exp/harbor:
Design fifo, start of the top module:
module fifo#(parameter DEPTH = 16,
             parameter WIDTH = 16)(
  	input logic clk,
  	input logic rst,
  	input logic push_i,
    input logic [WIDTH-1:0] push_data_i,
  	input logic pop_i,
    output logic [WIDTH-1:0] pop_data_i,
    output logic fifo_full,
    output logic fifo_empty);
==> flow/config.mk <==
export PLATFORM = sky130hd
export DESIGN_NAME = fifo
export DESIGN_NICKNAME = fifo
export VERILOG_FILES = /design/flow/design.v
export SDC_FILE = /design/flow/constraint.sdc
export NUM_CORES = 4
export LEC_CHECK = 0
export CAP_MARGIN = 15
export CELL_PAD_IN_SITES_GLOBAL_PLACEMENT = 3
export CORE_ASPECT_RATIO = 0.52
export CORE_MARGIN = 2
export CORE_UTILIZATION = 40
export PLACE_DENSITY_LB_ADDON = 0.07
export SLEW_MARGIN = 40
==> flow/constraint.sdc <==
create_clock -name core_clock -period 4.96 [get_ports {clk}]
set_input_delay 0.9920 -clock core_clock [delete_from_list [all_inputs] [get_ports {clk}]]
set_output_delay 0.9920 -clock core_clock [all_outputs]
set_load 0.01 [all_outputs]
run.sh (not shown) runs the stock make flow with config.mk's settings and CLKGATE_MAP_FILE=.
For exp/ember, these inputs were changed with respect to exp/harbor:
- CTS_CLUSTER_SIZE now 30, previously not set
- SETUP_SLACK_MARGIN now 0.55, previously not set
- CORE_UTILIZATION now 72, was 40
- CAP_MARGIN now 20, was 15
- PLACE_DENSITY_LB_ADDON now 0.12, was 0.07
- CORE_ASPECT_RATIO no longer set, was 0.52
- CELL_PAD_IN_SITES_GLOBAL_PLACEMENT no longer set, was 3
- the clock period (ns, I/O delays scaled along) now 1.94, was 4.96
Findings:
- The layout from exp/ember, despite a flow that completed every stage, fails the layout checks, with the failing checks listed as setup timing.
- Higher total power after layout was reported by exp/ember, not exp/harbor.
- [compare] base=exp/harbor new=exp/ember: final worst-path setup slack shows a reduction of 2140 ps, cell area climbed 2300 sq um.
For exp/maple, these inputs were changed with respect to exp/ember:
- CORE_UTILIZATION: 72 -> 17
- SLEW_MARGIN: 40 -> 20
- SETUP_SLACK_MARGIN: 0.55 -> unset
- CTS_CLUSTER_SIZE: 30 -> unset
- PLACE_DENSITY_LB_ADDON: 0.12 -> unset
- the clock period (ns, I/O delays scaled along): 1.94 -> 3.41
Findings:
Number of buffer and inverter stages on the critical path: exp/maple < exp/ember. Compared with exp/ember, exp/maple shows power lower by about 46%. Per the comparison of exp/maple with exp/ember, met1 routing resource usage after global routing went down 45 points; global routing usage summed across all routing layers went down 34 points; utilization went down 73 points. exp/maple vs exp/ember on global routing usage on met3: exp/maple is the lower one. exp/maple | stages: all done | timing, DRC, antenna: all pass.
Input-level comparison between exp/umber and exp/maple:
- CORE_UTILIZATION: 17 -> 66
- the clock period (ns, I/O delays scaled along): 3.41 -> 2.66
==> results <==
Wire length of the first global-routing pass: exp/umber < exp/maple
Looking at cell at the slowest stage of the critical path, the sky130_fd_sc_hd__a2111oi_4 result is from exp/umber; the sky130_fd_sc_hd__dfxtp_1 one comes from exp/maple.
exp/maple -> exp/umber: wire length on met3 decreased by more than 10%
The final layout from exp/umber, which completed every stage, passed the timing, design-rule and antenna checks at the end of the flow.
Diff exp/maple -> exp/umber: global routing usage on met3 went up by 3.2 points; worst voltage drop across the vdd grid picked up an extra 38%.
Changes in exp/violet relative to exp/umber:
- an added MIN_ROUTING_LAYER of met1
- an added HOLD_SLACK_MARGIN of 0.16
- an added GPL_TIMING_DRIVEN of 1
- a change of CORE_UTILIZATION from 66 to 69
- an added PLACE_DENSITY of 0.39
- an added GPL_ROUTABILITY_DRIVEN of 0
- an added CELL_PAD_IN_SITES_GLOBAL_PLACEMENT of 0
- a change of the clock period (ns, I/O delays scaled along) from 2.66 to 1.98
## What came out
exp/violet ran in full, but the layout does not pass; the checks complain about setup timing. Comparing exp/violet and exp/umber, switching power summed over all nets is lower on exp/umber. Of exp/violet and exp/umber, the higher register-to-register slack belongs to exp/umber. The lower worst hold slack of exp/violet and exp/umber is in exp/umber. Against exp/umber as the reference, exp/violet delivers a higher total power. Number of instances in the synthesized netlist of exp/violet is on par with exp/umber. The final reports for exp/violet and exp/umber show cell area higher in the former.
[inputs] exp/amber vs exp/violet
- CORE_UTILIZATION changed from 69 to 70
## What came out
- exp/amber — net load switching power 0.21 mW higher, exp/violet as reference
- From exp/violet to exp/amber the numbers moved as follows: time the final worst path needs with I/O delays and setup went up by 120 ps; hold slack went up by 24 ps; global routing met3 resource utilization went up by 4.0 points; area of all placed cells without fillers went up by 410 sq um; routed length on met1 went up by about 0.9%.
- When exp/amber is set beside exp/violet, its signed area change from the synthesized netlist to the final layout turns out to be 2.9 points larger.
- For maximum number of pins on one net before global-route repair, dividing the value from exp/amber by the value from exp/violet gives 1.6.
- Every stage of exp/amber finished as expected; the final checks, on the other hand, flagged setup timing, which means the layout fails.


The RTL this note starts from:
==> flow/design.v <==
module fifo#(parameter DEPTH = 16,
             parameter WIDTH = 16)(
  	input logic clk,
  	input logic rst,
  	input logic push_i,
    input logic [WIDTH-1:0] push_data_i,
  	input logic pop_i,
    output logic [WIDTH-1:0] pop_data_i,
    output logic fifo_full,
    output logic fifo_empty);
  localparam addr_bits = $clog2(DEPTH);
  localparam PUSH_ONLY = 2'b10;
  localparam POP_ONLY = 2'b01;
  localparam PUSH_AND_POP = 2'b11;
  logic [DEPTH-1:0][WIDTH-1:0] mem_queue;
  logic [addr_bits:0] rd_ptr, wr_ptr, nxt_rd_ptr, nxt_wr_ptr;
  logic [addr_bits:0] max_index_ptr, min_index_ptr;
  assign max_index_ptr = {1'b1,{addr_bits{1'b0}}};
  assign min_index_ptr = {addr_bits+1{1'b0}};
  assign fifo_full = (rd_ptr[addr_bits] != wr_ptr[addr_bits] ) && (rd_ptr[addr_bits-1:0] == wr_ptr[addr_bits-1:0] );
  assign fifo_empty = (rd_ptr == wr_ptr);
  assign nxt_rd_ptr = rd_ptr + {{addr_bits{1'b0}},1'b1};
  assign nxt_wr_ptr = wr_ptr + {{addr_bits{1'b0}},1'b1};
  always@(posedge clk) begin
    if (rst) begin
      rd_ptr <= {addr_bits+1{1'b0}};
      wr_ptr <= {addr_bits+1{1'b0}};
    end
    else begin
      case({push_i,pop_i})
        PUSH_ONLY: begin
          mem_queue[wr_ptr[addr_bits-1:0]] <= push_data_i;          
		  wr_ptr <= nxt_wr_ptr;
        end
        POP_ONLY: begin 
          pop_data_i <= mem_queue[rd_ptr[addr_bits-1:0]];
          rd_ptr <= nxt_rd_ptr;
        end
        PUSH_AND_POP: begin
          mem_queue[wr_ptr[addr_bits-1:0]] <= push_data_i;
          pop_data_i <= mem_queue[rd_ptr[addr_bits-1:0]];
          wr_ptr <= nxt_wr_ptr;
          rd_ptr <= nxt_rd_ptr;
        end
      endcase
    end
  end
endmodule
Settings: LEC_CHECK=0, CAP_MARGIN=20, CELL_PAD_IN_SITES_GLOBAL_PLACEMENT=0, CORE_MARGIN=2, CORE_UTILIZATION=72, CTS_CLUSTER_SIZE=33, GPL_ROUTABILITY_DRIVEN=0, GPL_TIMING_DRIVEN=1, HOLD_SLACK_MARGIN=0.16, MIN_ROUTING_LAYER=met1, PLACE_DENSITY=0.39, SETUP_SLACK_MARGIN=0.57, SLEW_MARGIN=20; clock period 1.98 ns.
The first run finished but failed the layout checks on negative setup slack.
Change:
CELL_PAD_IN_SITES_GLOBAL_PLACEMENT = not set   (was 0)
CORE_UTILIZATION = 24   (was 72)
CTS_CLUSTER_SIZE = not set   (was 33)
GPL_ROUTABILITY_DRIVEN = not set   (was 0)
GPL_TIMING_DRIVEN = not set   (was 1)
HOLD_SLACK_MARGIN = not set   (was 0.16)
MIN_ROUTING_LAYER = not set   (was met1)
PLACE_DENSITY = not set   (was 0.39)
SETUP_SLACK_MARGIN = not set   (was 0.57)
clock period = 7.56 ns   (was 1.98 ns; I/O delays follow)
After rerunning: Now the flow finished clean; worst setup slack gets better by 4.0 ns; clock-buffer cell count goes up by 3; synthesized area is unchanged; global-route usage goes down by 28 points; wire length goes down by 33%; total power goes down by 76%; core utilization goes down by 65 points.
Change:
CORE_UTILIZATION = 72   (was 24)
CTS_CLUSTER_SIZE = 37   (was not set)
clock period = 4.01 ns   (was 7.56 ns; I/O delays follow)
Setup slack loses 3.0 ns; wire length decreases by a few percent; die size decreases by well over a third; count of clock-buffer cells in the layout decreases by 1; worst hold slack gains 0.0071 ns; critical path depth increases by 2; core utilization increases by 52 points; total power increases by well over a third.
Change:
CORE_UTILIZATION = 62   (was 72)
CTS_CLUSTER_DIAMETER = 292   (was not set)
CTS_CLUSTER_SIZE = not set   (was 37)
PLACE_DENSITY = 0.36   (was not set)
clock period = 3.51 ns   (was 4.01 ns; I/O delays follow)
Combinational power rises by 14%.
Global-route usage went down by 4.3 points.
Clock skew drops by 0.022 ns.
Die size increases by 16%.
Core utilization falls by 10 points.
Power and IR drop assume default switching activity.
